// mul
module mul(
    input         mul_clk,
    input         resetn,
    input         mul_signed,
    input  [31:0] x,
    input  [31:0] y,
    input         de_to_ex_valid,
    input         ex_allowin,
    output [63:0] result
);
    wire [16:0] booth_c;                              
    wire [63:0] booth_part_prod [16:0];               
    wire [16:0] part_prod [63:0];                     
    wire [63:0] x_mul = {{32{x[31]&mul_signed}}, x}; 
    wire [33:0] y_mul = {{ 2{y[31]&mul_signed}}, y};
    genvar j;
    generate
    for(j = 0; j < 17; j = j + 1) begin : booth
        if(j == 0) begin
          booth_2b booth_0(
                            .Y({y_mul[1:0], 1'b0}), 
                            .X(x_mul             ),
                            .P(booth_part_prod[0]), 
                            .C(booth_c[0]        )
                          );
        end else begin
          booth_2b booth(
                            .Y(y_mul[2*j+1:2*j-1]), 
                            .X(x_mul<<(2*j)      ), 
                            .P(booth_part_prod[j]), 
                            .C(booth_c[j]        )
                        );
        end
    end
    endgenerate
    genvar k;
    generate
    for(k = 0; k < 64; k = k + 1)
        begin: switch
            assign part_prod[k] = {
                                        booth_part_prod[16][k],
                                        booth_part_prod[15][k], 
                                        booth_part_prod[14][k], 
                                        booth_part_prod[13][k], 
                                        booth_part_prod[12][k], 
  ...
Size: ~130 I/O pins.
Settings: LEC_CHECK=0, CAP_MARGIN=20, CORE_ASPECT_RATIO=1.71, CORE_MARGIN=2, CORE_UTILIZATION=72, CTS_CLUSTER_DIAMETER=45, CTS_CLUSTER_SIZE=72, PLACE_DENSITY_LB_ADDON=0.01, SETUP_SLACK_MARGIN=2.02, SLEW_MARGIN=20; clock period 7.68 ns.
run.sh (not shown) runs the stock make flow with config.mk's settings and CLKGATE_MAP_FILE=.
The baseline finished with setup timing left.
Then changed:
- CORE_ASPECT_RATIO: 1.71 -> default
- CORE_UTILIZATION: 72 -> 65
- CTS_CLUSTER_DIAMETER: 45 -> default
- CTS_CLUSTER_SIZE: 72 -> default
- MAX_ROUTING_LAYER: default -> met4
- PLACE_DENSITY_LB_ADDON: 0.01 -> default
- SETUP_SLACK_MARGIN: 2.02 -> default
- clock period: 7.68 -> 9.74 ns (I/O delays scaled with it)
Result: This time the run produced a clean layout. Global-route usage goes down by 4.7 points. Worst setup slack is better by 1.7 ns. Wire length goes down by 5.0%.
Then changed:
- CORE_UTILIZATION: 65 -> 72
- clock period: 9.74 -> 8.55 ns (I/O delays scaled with it)
Effect: The new run ran to the end with violations: setup timing. Final cell count went up by 1.6%. Global-route usage went up by 5.7 points. Design area went up by 3.4%. Via count went up by 6.7%.

* * *

raven:
mul again, from the RTL that the note above started with.
clock: 7.82 ns
lec_check: 0
cap_margin: 20
core_margin: 2
core_utilization: 72
cts_cluster_diameter: 45
cts_cluster_size: 72
place_density_lb_addon: 0.01
setup_slack_margin: 2.02
slew_margin: 20
raven: complete, dirty (setup timing)
> inputs changed (raven -> lagoon)
# raven
export LEC_CHECK = 0
export CAP_MARGIN = 20
export CORE_MARGIN = 2
export CORE_UTILIZATION = 72
export CTS_CLUSTER_DIAMETER = 45
export CTS_CLUSTER_SIZE = 72
export PLACE_DENSITY_LB_ADDON = 0.01
export SETUP_SLACK_MARGIN = 2.02
export SLEW_MARGIN = 20
create_clock -name core_clock -period 7.82 [get_ports {mul_clk}]
# lagoon
export LEC_CHECK = 0
export CAP_MARGIN = 20
export CORE_MARGIN = 2
export CORE_UTILIZATION = 72
export CTS_CLUSTER_DIAMETER = 94
export HOLD_SLACK_MARGIN = -0.08
export MAX_ROUTING_LAYER = met4
export SLEW_MARGIN = 20
export TNS_END_PERCENT = 40
create_clock -name core_clock -period 7.7 [get_ports {mul_clk}]
--- outcome ---
- lagoon -> stages 100% | layout checks FAIL | setup timing
- The number of vias per cell after detailed routing reported for lagoon is smaller than that of raven by 1.3%.
- Compared with raven, in lagoon number of well taps shows no meaningful change, cell area shows a reduction of 1600 µm², area added between synthesis and finish shows a reduction of 2.8 points, post-route non-filler standard cell count shows a reduction of 68, post-placement setup slack shows a reduction of 420 ps.
- Non-clock buffer count (lagoon / raven): 0.917
- Looking at global-route usage, lagoon sits above raven.
- In lagoon relative to raven, CTS buffer count had gone down by more than 10%.
Inputs modified between lagoon and garnet:
# lagoon
export LEC_CHECK = 0
export CAP_MARGIN = 20
export CORE_MARGIN = 2
export CORE_UTILIZATION = 72
export CTS_CLUSTER_DIAMETER = 94
export HOLD_SLACK_MARGIN = -0.08
export MAX_ROUTING_LAYER = met4
export SLEW_MARGIN = 20
export TNS_END_PERCENT = 40
create_clock -name core_clock -period 7.7 [get_ports {mul_clk}]
# garnet
export LEC_CHECK = 0
export CAP_MARGIN = 20
export CORE_MARGIN = 2
export CORE_UTILIZATION = 40
export SETUP_SLACK_MARGIN = 3.49
export SLEW_MARGIN = 20
create_clock -name core_clock -period 11.7 [get_ports {mul_clk}]
--- outcome ---
Number of cell rows: garnet vs lagoon up 35%
Relative to lagoon, garnet degrades final design area excluding fillers.
Against lagoon, garnet comes in 2428 lower on via count.
Compared with lagoon, wire length of the first global-routing pass in garnet increased by a few percent.
Antenna cell count down 3 in garnet wrt lagoon
Taking lagoon as the reference point, the clock buffer count from CTS of garnet rises by 4.
In garnet the wire length turned out 3.4% higher than in lagoon.
garnet: all stages complete, timing, DRC and antenna checks passed
Here is what was changed in the inputs of fjord compared with garnet.
# garnet
export LEC_CHECK = 0
export CAP_MARGIN = 20
export CORE_MARGIN = 2
export CORE_UTILIZATION = 40
export SETUP_SLACK_MARGIN = 3.49
export SLEW_MARGIN = 20
create_clock -name core_clock -period 11.7 [get_ports {mul_clk}]
# fjord
export LEC_CHECK = 0
export CAP_MARGIN = 20
export CORE_MARGIN = 2
export CORE_UTILIZATION = 72
export PLACE_DENSITY_LB_ADDON = 0.01
export SETUP_SLACK_MARGIN = 2.02
export SLEW_MARGIN = 20
create_clock -name core_clock -period 7.99 [get_ports {mul_clk}]
Notes after the runs:
- Relative to garnet, the final cell area reported for fjord is higher.
- Every stage of fjord finished as expected; the final checks, on the other hand, flagged setup timing, which means the layout fails.
- Summary of fjord over garnet: required time at the worst-slack endpoint fell by 2970 ps; count of placed standard cells in the final layout, fillers left out fell by about 8%; overall die area fell by about 44%.
--- input diff fjord..willow ---
# fjord
export LEC_CHECK = 0
export CAP_MARGIN = 20
export CORE_MARGIN = 2
export CORE_UTILIZATION = 72
export PLACE_DENSITY_LB_ADDON = 0.01
export SETUP_SLACK_MARGIN = 2.02
export SLEW_MARGIN = 20
create_clock -name core_clock -period 7.99 [get_ports {mul_clk}]
# willow
export LEC_CHECK = 0
export CAP_MARGIN = 20
export CORE_MARGIN = 2
export CORE_UTILIZATION = 40
export SLEW_MARGIN = 20
create_clock -name core_clock -period 11.7 [get_ports {mul_clk}]
==> results <==
- willow: flow completed, timing, DRC and antenna clean
- Core utilization: willow lower than fjord
- [compare] base=fjord new=willow: cell count along the critical path rose by 3, detailed-routing wirelength on met1 rose by about 20%.
- Area: willow vs fjord -> willow smaller
- Comparing fjord and willow, the higher delay of the slowest cell on the worst path was measured on willow.
- [willow] via count fell 10% relative to fjord
Setup changes, willow to pepper
# willow
export LEC_CHECK = 0
export CAP_MARGIN = 20
export CORE_MARGIN = 2
export CORE_UTILIZATION = 40
export SLEW_MARGIN = 20
create_clock -name core_clock -period 11.7 [get_ports {mul_clk}]
# pepper
export LEC_CHECK = 0
export CAP_MARGIN = 20
export CORE_MARGIN = 2
export CORE_UTILIZATION = 68
export MAX_ROUTING_LAYER = met4
export SETUP_SLACK_MARGIN = 0.12
export SLEW_MARGIN = 20
create_clock -name core_clock -period 8.27 [get_ports {mul_clk}]
Notes after the runs:
Relative to willow, count of routing violations after the opening detailed-route iteration increased by 18% in pepper.
pepper: post-route fraction of the period consumed by the critical path 14 points above willow
pepper ended up with fa_2 as its slowest library cell on the worst path; willow ended up with fa_1.
pepper vs willow — count of buffer and inverter cells on the critical path rose 2.
Compared with willow, in pepper total length of routed met2 wires has decreased; summed negative setup slack over all endpoints has decreased.
pepper: flow complete, layout not clean; failing: setup timing

* * *

Starting RTL as in the previous note.
make LEC_CHECK=0 CAP_MARGIN=20 CELL_PAD_IN_SITES_DETAIL_PLACEMENT=1 CELL_PAD_IN_SITES_GLOBAL_PLACEMENT=0 CORE_MARGIN=2 CORE_UTILIZATION=40 GPL_ROUTABILITY_DRIVEN=0 GPL_TIMING_DRIVEN=1 HOLD_SLACK_MARGIN=0.01 MAX_ROUTING_LAYER=met4 PLACE_DENSITY_LB_ADDON=0.26 SLEW_MARGIN=20 TNS_END_PERCENT=80 finish   # period 12.0 ns
Change:
==> flow/config.mk (replaced) <==
export PLATFORM = sky130hd
export DESIGN_NAME = mul
export DESIGN_NICKNAME = mul
export VERILOG_FILES = /design/flow/design.v
export SDC_FILE = /design/flow/constraint.sdc
export NUM_CORES = 4
export LEC_CHECK = 0
export CAP_MARGIN = 20
export CORE_MARGIN = 2
export CORE_UTILIZATION = 72
export HOLD_SLACK_MARGIN = -0.09
export MAX_ROUTING_LAYER = met4
export SETUP_SLACK_MARGIN = -0.4
export SLEW_MARGIN = 20
export TNS_END_PERCENT = 40
==> flow/constraint.sdc (replaced) <==
create_clock -name core_clock -period 6.62 [get_ports {mul_clk}]
set_input_delay 1.3240 -clock core_clock [delete_from_list [all_inputs] [get_ports {mul_clk}]]
set_output_delay 1.3240 -clock core_clock [all_outputs]
set_load 0.01 [all_outputs]
After rerunning: Now the flow finished but failed the layout checks on setup timing. Routed wire length is lower by roughly a tenth. Flip-flop count does not change. Design area is higher by a few percent. Global-route usage is higher by 19 points. Critical path depth is lower by 1. Cell count is lower by a little under a tenth. Via count is higher by a few percent.
Change:
==> flow/config.mk (replaced) <==
export PLATFORM = sky130hd
export DESIGN_NAME = mul
export DESIGN_NICKNAME = mul
export VERILOG_FILES = /design/flow/design.v
export SDC_FILE = /design/flow/constraint.sdc
export NUM_CORES = 4
export LEC_CHECK = 0
export CAP_MARGIN = 20
export CORE_MARGIN = 2
export CORE_UTILIZATION = 66
export SLEW_MARGIN = 20
==> flow/constraint.sdc (replaced) <==
create_clock -name core_clock -period 11.7 [get_ports {mul_clk}]
set_input_delay 2.3400 -clock core_clock [delete_from_list [all_inputs] [get_ports {mul_clk}]]
set_output_delay 2.3400 -clock core_clock [all_outputs]
set_load 0.01 [all_outputs]
Now the flow finished clean.
Via count shrinks by 7.8%.
Critical path depth shrinks by 1.
Global-route usage shrinks by 7.2 points.
Wire length shrinks by 5.2%.
Worst hold slack gets better by 1.1 ns.
Final cell count shrinks by 4.6%.
Setup slack gets better by 2.8 ns.
Change:
--- a/flow/config.mk
+++ b/flow/config.mk
@@ -8,4 +8,5 @@
 export CAP_MARGIN = 20
 export CORE_MARGIN = 2
-export CORE_UTILIZATION = 66
+export CORE_UTILIZATION = 57
+export SETUP_SLACK_MARGIN = 2.21
 export SLEW_MARGIN = 20
==> flow/constraint.sdc (replaced) <==
create_clock -name core_clock -period 8.27 [get_ports {mul_clk}]
set_input_delay 1.6540 -clock core_clock [delete_from_list [all_inputs] [get_ports {mul_clk}]]
set_output_delay 1.6540 -clock core_clock [all_outputs]
set_load 0.01 [all_outputs]
Effect: The changed run reached the layout checks and failed them: setup timing; non-clock buffer count came out higher by 355; critical path depth goes up by 7; final cell count increases by 9.3%; setup slack loses 1.4 ns; first-iteration DRC count shrinks by 4.4%; global-route usage decreases by 2.5 points; core utilization is lower by 4.8 points; via count climbs by 4.2%; flip-flop count stays the same.

* * *

## run 1
mul again, from the RTL that the note above started with.
==> flow/config.mk <==
export PLATFORM = sky130hd
export DESIGN_NAME = mul
export DESIGN_NICKNAME = mul
export VERILOG_FILES = /design/flow/design.v
export SDC_FILE = /design/flow/constraint.sdc
export NUM_CORES = 4
export LEC_CHECK = 0
export CAP_MARGIN = 0
export CORE_MARGIN = 7
export CORE_UTILIZATION = 40
export CTS_CLUSTER_DIAMETER = 202
export GPL_ROUTABILITY_DRIVEN = 0
export GPL_TIMING_DRIVEN = 0
export PLACE_DENSITY_LB_ADDON = 0.05
export SLEW_MARGIN = 20
==> flow/constraint.sdc <==
create_clock -name core_clock -period 15.7 [get_ports {mul_clk}]
set_input_delay 3.1400 -clock core_clock [delete_from_list [all_inputs] [get_ports {mul_clk}]]
set_output_delay 3.1400 -clock core_clock [all_outputs]
set_load 0.01 [all_outputs]
Here is what was changed in the inputs of run 2 compared with run 1.
- swapping 0.05 for 0.26 in PLACE_DENSITY_LB_ADDON
- putting TNS_END_PERCENT at 20 where nothing was set
- clearing CTS_CLUSTER_DIAMETER, which used to be 202
- swapping 0 for 20 in CAP_MARGIN
- clearing GPL_ROUTABILITY_DRIVEN, which used to be 0
- swapping 7 for 2 in CORE_MARGIN
- clearing GPL_TIMING_DRIVEN, which used to be 0
- putting CELL_PAD_IN_SITES_GLOBAL_PLACEMENT at 2 where nothing was set
- swapping 15.7 for 12.0 in the clock period (ns, I/O delays scaled along)
--- outcome ---
- Run 2 against run 1: count of unique library cells instantiated by Yosys saw little to no change, non-clock buffer total of the final layout went down, sequential fraction of total cell area went up.
- When the final numbers for run 1 and run 2 were put side by side, the largest fanout on the critical path turned out to be greater in run 2.
- Note that the detailed-route vias per instance recorded for run 2 amounts to 0.938 times the value seen in run 1.
> inputs changed (run 2 -> run 3)
- putting GPL_ROUTABILITY_DRIVEN at 0 where nothing was set
- swapping 2 for 0 in CELL_PAD_IN_SITES_GLOBAL_PLACEMENT
- putting HOLD_SLACK_MARGIN at -0.09 where nothing was set
- putting GPL_TIMING_DRIVEN at 1 where nothing was set
- putting CELL_PAD_IN_SITES_DETAIL_PLACEMENT at 1 where nothing was set
Run 3 against run 2: worst slew slack as a fraction of its limit has decreased; area overhead of the layout relative to synthesis has increased. Both conditions hold for run 3: the flow ran to the end and the final layout passed the timing, DRC and antenna checks.
For run 4, these inputs were changed with respect to run 3:
- CORE_MARGIN changed from 2 to 7
- CELL_PAD_IN_SITES_GLOBAL_PLACEMENT removed (was 0)
- CTS_CLUSTER_DIAMETER newly set to 202
- TNS_END_PERCENT removed (was 20)
- GPL_TIMING_DRIVEN changed from 1 to 0
- PLACE_DENSITY_LB_ADDON changed from 0.26 to 0.18
- CELL_PAD_IN_SITES_DETAIL_PLACEMENT removed (was 1)
- HOLD_SLACK_MARGIN removed (was -0.09)
- the clock period (ns, I/O delays scaled along) changed from 12.0 to 15.7
--- outcome ---
- Run 4 was carried through to the last stage, and its layout satisfied the timing, DRC and antenna checks.
- From run 4 to run 3, sequential cell count did not move at all.
- Going from run 3 to run 4, critical path data required time now sits higher, core utilization went up 0.70 points.
- Run 4 ended with more total length of routed wires than run 3.
- Run 3 → run 4: met1 routed wirelength after detailed routing now sits higher; global-route usage climbed 3.2 points.
- Note that the half-perimeter wire length of the detailed placement result recorded for run 3 amounts to 0.72 times the value seen in run 4.
- Run 4 against run 3; non-clock buffer count is up by more than 100%.
- Compared with run 3, the router placed more vias in run 4.
